==> flow/design.v (excerpt) <==
module updateNeuron
(
	input						clk				,
	input						rst_n			,
	input						i_run			,
	input						i_init			,
	input						i_s_lern		,
	input						i_s_infr		,
	input signed 	[24:0]  	exc_current		,
	input signed 	[24:0]  	inh_current		,
	output 						o_s_init		,
	output						o_spike			,
	output						o_valid			,
	output			[4:0]		o_neuron_idx	,
	output			[49:0]		d_c				,
	output			[4:0]		addr_c			,
	output						ce_c			,
	output						we_c			,
	input			[49:0]		q_c				,
	output			[54:0]		d_m				,
	output			[4:0]		addr_m			,
	output						ce_m			,
	output						we_m			,
	input			[54:0]		q_m
);
For scale: about 5700 cells after synthesis, ~580 flip-flops, roughly 290 I/O pins, ~56000 um2 of cells after synthesis.
export LEC_CHECK = 0
export CAP_MARGIN = 0
export CORE_ASPECT_RATIO = 0.56
export CORE_MARGIN = 5
export CORE_UTILIZATION = 15
export CTS_CLUSTER_DIAMETER = 283
export GPL_ROUTABILITY_DRIVEN = 1
export GPL_TIMING_DRIVEN = 1
export PLACE_DENSITY_LB_ADDON = 0.25
export SETUP_SLACK_MARGIN = -0.01
export SLEW_MARGIN = 0
export TNS_END_PERCENT = 70
create_clock -name core_clock -period 7.72 [get_ports {clk}]
run.sh (not shown) runs the stock make flow with config.mk's settings and CLKGATE_MAP_FILE=.
==> next run, changes <==
Settings changed: ABC_AREA set to 1, CORE_ASPECT_RATIO 0.56 to unset, CORE_UTILIZATION 15 to 40, CTS_CLUSTER_DIAMETER 283 to unset, GPL_ROUTABILITY_DRIVEN 1 to unset, PLACE_DENSITY_LB_ADDON 0.25 to unset, SETUP_SLACK_MARGIN -0.01 to unset, SLEW_MARGIN 0 to 20, TNS_END_PERCENT 70 to unset.
Clock period 7.72 ns to 4.63 ns, I/O delays scaled along.
Result: The changed run finished but fails on negative setup slack; synthesized cell count went up by 36%; die size went down by 59%; design area went up by 11%; wire length went down by 11%.
==> next run, changes <==
Settings changed: ABC_AREA 1 to unset, CAP_MARGIN 0 to 20, CORE_MARGIN 5 to 2, CORE_UTILIZATION 40 to 62, GPL_TIMING_DRIVEN 1 to unset, PLACE_DENSITY set to 0.37.
Clock period 4.63 ns to 7.01 ns, I/O delays scaled along.
The changed run finished clean. Maximum frequency shrinks by about 19%. Register-to-register slack gains 1100 ps. Worst hold slack gains 87 ps. Routed wire length goes down by about 21%. Global-route usage rises by 10 points. Setup slack gains 1100 ps. Utilization grows by 20 points. Non-clock buffer count is lower by 474. Sequential power decreases by 44%. Flip-flop count is unchanged.
==> next run, changes <==
Settings changed: ABC_AREA set to 1, CORE_UTILIZATION 62 to 72, CTS_CLUSTER_DIAMETER set to 372, TNS_END_PERCENT set to 10.
Clock period 7.01 ns to 4.29 ns, I/O delays scaled along.
After rerunning: The new run never finished: it broke off in global routing; die size falls by 6.7%; area after synthesis rises by 8.2%; synthesized cell count rises by 36%.
==> next run, changes <==
Settings changed: ABC_AREA 1 to unset, CORE_UTILIZATION 72 to 40, CTS_CLUSTER_DIAMETER 372 to unset, PLACE_DENSITY 0.37 to unset, TNS_END_PERCENT 10 to unset.
Clock period 4.29 ns to 8.99 ns, I/O delays scaled along.
After rerunning: This time the run finished with timing, DRC and antenna clean. Synthesized area fell by about 8%. Synthesized cell count fell by about 27%. Die area rose by about 65%.


updateNeuron again, from the RTL that the note above started with.
make LEC_CHECK=0 ABC_AREA=1 CAP_MARGIN=20 CORE_MARGIN=2 CORE_UTILIZATION=72 CTS_CLUSTER_DIAMETER=372 CTS_CLUSTER_SIZE=100 PLACE_DENSITY=0.37 SLEW_MARGIN=20 TNS_END_PERCENT=10 finish   # period 5.19 ns
The starting point never finished: it broke off in 5_1_grt (ODB-0269).
Then changed:
==> flow/config.mk (replaced) <==
export PLATFORM = sky130hd
export DESIGN_NAME = updateNeuron
export DESIGN_NICKNAME = updateNeuron
export VERILOG_FILES = /design/flow/design.v
export SDC_FILE = /design/flow/constraint.sdc
export NUM_CORES = 4
export LEC_CHECK = 0
export CAP_MARGIN = 5
export CORE_MARGIN = 2
export CORE_UTILIZATION = 72
export CTS_CLUSTER_SIZE = 40
export SLEW_MARGIN = 20
==> flow/constraint.sdc (replaced) <==
create_clock -name core_clock -period 5.76 [get_ports {clk}]
set_input_delay 1.1520 -clock core_clock [delete_from_list [all_inputs] [get_ports {clk}]]
set_output_delay 1.1520 -clock core_clock [all_outputs]
set_load 0.01 [all_outputs]
=> The new run finished but fails on setup timing; synthesized cell count shrinks by 27%; die size fell by 7.5%; synthesized area came out lower by 7.6%.
Then changed:
--- a/flow/config.mk
+++ b/flow/config.mk
@@ -7,6 +7,6 @@
 export LEC_CHECK = 0
-export CAP_MARGIN = 5
+export CAP_MARGIN = 20
 export CORE_MARGIN = 2
 export CORE_UTILIZATION = 72
-export CTS_CLUSTER_SIZE = 40
+export PLACE_DENSITY_LB_ADDON = 0.0
 export SLEW_MARGIN = 20
==> flow/constraint.sdc (replaced) <==
create_clock -name core_clock -period 3.86 [get_ports {clk}]
set_input_delay 0.7720 -clock core_clock [delete_from_list [all_inputs] [get_ports {clk}]]
set_output_delay 0.7720 -clock core_clock [all_outputs]
set_load 0.01 [all_outputs]
Result: Now the flow died in 5_1_grt. Synthesized area is unchanged. Synthesized cell count stays the same. Die size stays the same.
Then changed:
--- a/flow/config.mk
+++ b/flow/config.mk
@@ -9,4 +9,4 @@
 export CORE_MARGIN = 2
-export CORE_UTILIZATION = 72
-export PLACE_DENSITY_LB_ADDON = 0.0
+export CORE_UTILIZATION = 61
+export SETUP_SLACK_MARGIN = 1.22
 export SLEW_MARGIN = 20
==> flow/constraint.sdc (replaced) <==
create_clock -name core_clock -period 4.8 [get_ports {clk}]
set_input_delay 0.9600 -clock core_clock [delete_from_list [all_inputs] [get_ports {clk}]]
set_output_delay 0.9600 -clock core_clock [all_outputs]
set_load 0.01 [all_outputs]
The changed run completed and failed the layout checks on setup timing. Synthesized cell count is unchanged. Die size rose by 18%. Area after synthesis stays the same.


updateNeuron again, from the RTL that the note above started with.
==> flow/config.mk <==
export PLATFORM = sky130hd
export DESIGN_NAME = updateNeuron
export DESIGN_NICKNAME = updateNeuron
export VERILOG_FILES = /design/flow/design.v
export SDC_FILE = /design/flow/constraint.sdc
export NUM_CORES = 4
export LEC_CHECK = 0
export CAP_MARGIN = 20
export CORE_MARGIN = 2
export CORE_UTILIZATION = 72
export PLACE_DENSITY = 0.37
export SLEW_MARGIN = 20
export TNS_END_PERCENT = 10
==> flow/constraint.sdc <==
create_clock -name core_clock -period 5.19 [get_ports {clk}]
set_input_delay 1.0380 -clock core_clock [delete_from_list [all_inputs] [get_ports {clk}]]
set_output_delay 1.0380 -clock core_clock [all_outputs]
set_load 0.01 [all_outputs]
The starting point finished but failed the layout checks on setup timing.
Edit:
- CORE_UTILIZATION: 72 -> 63
- PLACE_DENSITY: 0.37 -> not set
- TNS_END_PERCENT: 10 -> not set
- clock period: 5.19 -> 6.89 ns (I/O delays scaled with it)
After rerunning: Now the flow produced a clean layout; combinational power is lower by 30%; die area is higher by 14%; cell area is lower by 5.1%; via count is lower by 8.8%; fmax is lower by 7.4%; routed wire length is lower by 8.7%; sequential power is lower by 25%; worst setup slack gets better by 1200 ps; clock-buffer cell count is lower by 7; clock skew is about the same; power is lower by 27%.
Edit:
- CORE_UTILIZATION: 63 -> 66
- clock period: 6.89 -> 5.76 ns (I/O delays scaled with it)
Outcome: With this change the flow reached the layout checks and failed them: setup timing. Total power rose by 22%. Via count rose by 3.7%. Synthesized area does not change. Routed wire length rose by 1.4%. Die size fell by 4.5%. Flip-flop count stays the same. Cell area rose by 5.5%.
Edit:
- ABC_AREA: not set -> 1
- CAP_MARGIN: 20 -> 0
- CORE_UTILIZATION: 66 -> 56
- CTS_CLUSTER_DIAMETER: not set -> 335
- GPL_TIMING_DRIVEN: not set -> 1
- clock period: 5.76 -> 4.63 ns (I/O delays scaled with it)
The new run finished with setup timing left.
Cell area goes up by 13%.
Routed wire length went up by 20%.
Hold slack is worse by 230 ps.
Synthesized cell count rose by 36%.
Die size climbs by 27%.
First-iteration DRC count rises by 15%.
Count of clock-buffer cells in the layout goes down by 1.
Setup slack loses 540 ps.
Cell count climbs by 34%.
Edit:
- ABC_AREA: 1 -> not set
- CAP_MARGIN: 0 -> 20
- CORE_UTILIZATION: 56 -> 40
- CTS_CLUSTER_DIAMETER: 335 -> not set
- GPL_TIMING_DRIVEN: 1 -> not set
- SETUP_SLACK_MARGIN: not set -> -0.4
- clock period: 4.63 -> 6.89 ns (I/O delays scaled with it)
The new run completed and failed the layout checks on setup timing.
Die size went up by a quarter to a third.
Routed wire length went down by roughly a tenth.
Hold slack gains 240 ps.
Non-clock buffer count went down by 435.
Cell count went down by about a fifth.
Count of clock-buffer cells in the layout went down by 3.
First-iteration DRC count went down by roughly a tenth.
Power went down by well over a third.
Design area went down by about a fifth.
Critical path depth went up by 2.
Edit:
- CAP_MARGIN: 20 -> 40
- CORE_UTILIZATION: 40 -> 70
- HOLD_SLACK_MARGIN: not set -> 0.29
- SETUP_SLACK_MARGIN: -0.4 -> 0.11
- clock period: 6.89 -> 6.72 ns (I/O delays scaled with it)
What happened: The new run passed the timing, design-rule and antenna checks; power drops by a few percent; wire length fell by a little under a tenth; sequential power came out higher slightly; area after synthesis does not change; design area goes down by a few percent; core utilization went up by 33 points; synthesized cell count stays the same; sequential share of layout area rose by 0.57 points; first-iteration DRC count is higher by roughly a tenth.


== run A ==
Starting RTL as in the previous note.
Design updateNeuron, start of the top module:
module updateNeuron
(
	input						clk				,
	input						rst_n			,
	input						i_run			,
	input						i_init			,
	input						i_s_lern		,
	input						i_s_infr		,
	input signed 	[24:0]  	exc_current		,
	input signed 	[24:0]  	inh_current		,
	output 						o_s_init		,
	output						o_spike			,
	output						o_valid			,
	output			[4:0]		o_neuron_idx	,
	output			[49:0]		d_c				,
	output			[4:0]		addr_c			,
	output						ce_c			,
	output						we_c			,
	input			[49:0]		q_c				,
	output			[54:0]		d_m				,
	output			[4:0]		addr_m			,
	output						ce_m			,
	output						we_m			,
	input			[54:0]		q_m
);
Settings: LEC_CHECK=0, CAP_MARGIN=5, CORE_ASPECT_RATIO=1.08, CORE_MARGIN=3, CORE_UTILIZATION=72, CTS_CLUSTER_SIZE=38, GPL_ROUTABILITY_DRIVEN=1, GPL_TIMING_DRIVEN=1, SLEW_MARGIN=20; clock period 5.57 ns.
The flow completed for run A, but it is not clean: the layout still shows setup timing.
> inputs changed (run A -> run B)
- removing GPL_TIMING_DRIVEN (formerly 1)
- removing GPL_ROUTABILITY_DRIVEN (formerly 1)
- setting SETUP_SLACK_MARGIN to 1.39 for the first time
- changing CORE_UTILIZATION from 72 to 60
- removing CORE_ASPECT_RATIO (formerly 1.08)
- removing CTS_CLUSTER_SIZE (formerly 38)
- changing CORE_MARGIN from 3 to 2
- changing CAP_MARGIN from 5 to 20
- changing the clock period (ns, I/O delays scaled along) from 5.57 to 5.28
==> comparison <==
- Required arrival time at the worst endpoint: higher on run A
- From run A to run B the numbers moved as follows: relative contribution of combinational cells to total power rose by 3.1 points, slew at the pin with the worst max-slew slack fell by 71 ps.
- Count of clock buffers in the final design in run B is 1 below run A.
- Cmp run B vs run A: worst-case setup margin in the final layout higher in run B
- Growth of design area from synthesis to finish, run B and run A: lower on run A
- Run comparison: run A worst setup path endpoint mult_2_out[33]; run B worst setup path endpoint mult_1_out[33]
- On run B: overall power consumption is about 16% higher than what run A gave.
- Ran to the end and failed final checks on setup timing: run B.
- Compared with run A, in run B maximum frequency went up by about 5%, TritonCTS buffer count grew by 4.5%.
Here is what was changed in the inputs of run C compared with run B.
- changing CORE_UTILIZATION from 60 to 40
- removing SETUP_SLACK_MARGIN (formerly 1.39)
- changing the clock period (ns, I/O delays scaled along) from 5.28 to 6.89
Notes after the runs:
Run C closes out successfully: all stages finished, all timing, DRC and antenna checks passed.
Measured against run C, the chip width of run B comes out at 0.818 times the reference value.
Diff run B -> run C: core utilization saw a decrease; final design area excluding fillers saw a decrease.
Run B was routed with more vias than run C.
Run C vs. run B: data arrival time at the worst-slack endpoint rose 620 ps; slew at the pin closest to its max-slew limit moved down.
Changes in run D relative to run C:
- CAP_MARGIN now 40, was 20
- CORE_UTILIZATION now 68, was 40
- SETUP_SLACK_MARGIN now -0.21, previously not set
- the clock period (ns, I/O delays scaled along) now 6.72, was 6.89
Results
Register fraction of the total cell area: run D higher than run C. On worst path arrival time: between run D and run C, it ends up higher for run C. Total routing usage reported by global routing | run D above run C. When run D is measured against run C, its highest cell delay on the worst timing path turns out 70 ps higher. Relative to run C, number of detailed-route iterations in the first pass has increased by 2 in run D. Delta (run D minus run C): clock power went down by 10%; minimum clock period went down by 46 ps; tightest hold margin went up by 4.7 ps; tally of non-filler cells in the final layout went down by 773; fraction of the cycle the final worst path needs went up by 1.7 points. Summary: with run C as the reference, clock-buffer cell count in run D moved down slightly.


Starting RTL as in the previous note.
==> flow/config.mk <==
export PLATFORM = sky130hd
export DESIGN_NAME = updateNeuron
export DESIGN_NICKNAME = updateNeuron
export VERILOG_FILES = /design/flow/design.v
export SDC_FILE = /design/flow/constraint.sdc
export NUM_CORES = 4
export LEC_CHECK = 0
export CAP_MARGIN = 20
export CORE_MARGIN = 2
export CORE_UTILIZATION = 72
export CTS_CLUSTER_DIAMETER = 344
export CTS_CLUSTER_SIZE = 42
export HOLD_SLACK_MARGIN = 0.29
export PLACE_DENSITY_LB_ADDON = 0.0
export SETUP_SLACK_MARGIN = 0.3
export SLEW_MARGIN = 20
==> flow/constraint.sdc <==
create_clock -name core_clock -period 3.66 [get_ports {clk}]
set_input_delay 0.7320 -clock core_clock [delete_from_list [all_inputs] [get_ports {clk}]]
set_output_delay 0.7320 -clock core_clock [all_outputs]
set_load 0.01 [all_outputs]
The baseline ended with an error in global routing (ODB-0269).
==> next run, changes <==
CTS_CLUSTER_DIAMETER = not set   (was 344)
SETUP_SLACK_MARGIN = -0.33   (was 0.3)
clock period = 3.57 ns   (was 3.66 ns; I/O delays follow)
Result: The new run never finished: it broke off in global routing, error GRT-0232. Synthesized area stays the same. Die area does not change. Synthesized cell count does not change.


run 1:
Starting RTL as in the previous note.
make LEC_CHECK=0 CAP_MARGIN=0 CORE_ASPECT_RATIO=1.52 CORE_MARGIN=5 CORE_UTILIZATION=15 CTS_CLUSTER_DIAMETER=283 GPL_ROUTABILITY_DRIVEN=1 GPL_TIMING_DRIVEN=1 PLACE_DENSITY_LB_ADDON=0.25 SETUP_SLACK_MARGIN=-0.01 SLEW_MARGIN=20 finish   # period 7.72 ns
[inputs] run 2 vs run 1
- TNS_END_PERCENT: unset -> 60
- ABC_AREA: unset -> 1
- SETUP_SLACK_MARGIN: -0.01 -> unset
- PLACE_DENSITY_LB_ADDON: 0.25 -> unset
- CORE_MARGIN: 5 -> 2
- CORE_UTILIZATION: 15 -> 56
- MAX_ROUTING_LAYER: unset -> met4
- CTS_CLUSTER_DIAMETER: 283 -> 335
- CORE_ASPECT_RATIO: 1.52 -> unset
- the clock period (ns, I/O delays scaled along): 7.72 -> 10.6
Results
Run 1 → run 2: count of clock-buffer cells in the layout moved up; clock period minus worst slack moved down.
On met3 wirelength from detailed routing, the higher figure sits with run 2, not run 1.
Taking run 1 as the reference, in run 2 number of distinct library cells after synthesis decreased about 33%, combined area of all synthesized cells increased by about 8% relative to the old numbers, setup clock skew after layout went up 19 ps.
Going from run 1 to run 2, leakage component of the power higher, global-route usage rose by 25 points.
### run 2 -> run 3
- a deleted ABC_AREA that had been 1
- a change of CORE_UTILIZATION from 56 to 57
- a change of CAP_MARGIN from 0 to 30
- a deleted TNS_END_PERCENT that had been 60
- a deleted MAX_ROUTING_LAYER that had been met4
- a change of CORE_MARGIN from 2 to 4
- a deleted CTS_CLUSTER_DIAMETER that had been 335
- an added CORE_ASPECT_RATIO of 0.56
- a change of the clock period (ns, I/O delays scaled along) from 10.6 to 5.57
Findings:
Run 3 completed end to end; final checks failed (setup timing). Re xor/xnor share of the synthesized area: run 2 was lower than run 3. A topmost layer with routed signal wires of met5 is what run 3 shows, while met4 belongs to run 2. Run 3 against run 2: total power rose about 40%, tap cell count fell about 7%, chip footprint fell about 7%. Non-clock buffer area fraction after layout (run 3 over run 2): increase, 7.0 points.
Power is estimated from default activity; no workload was simulated.
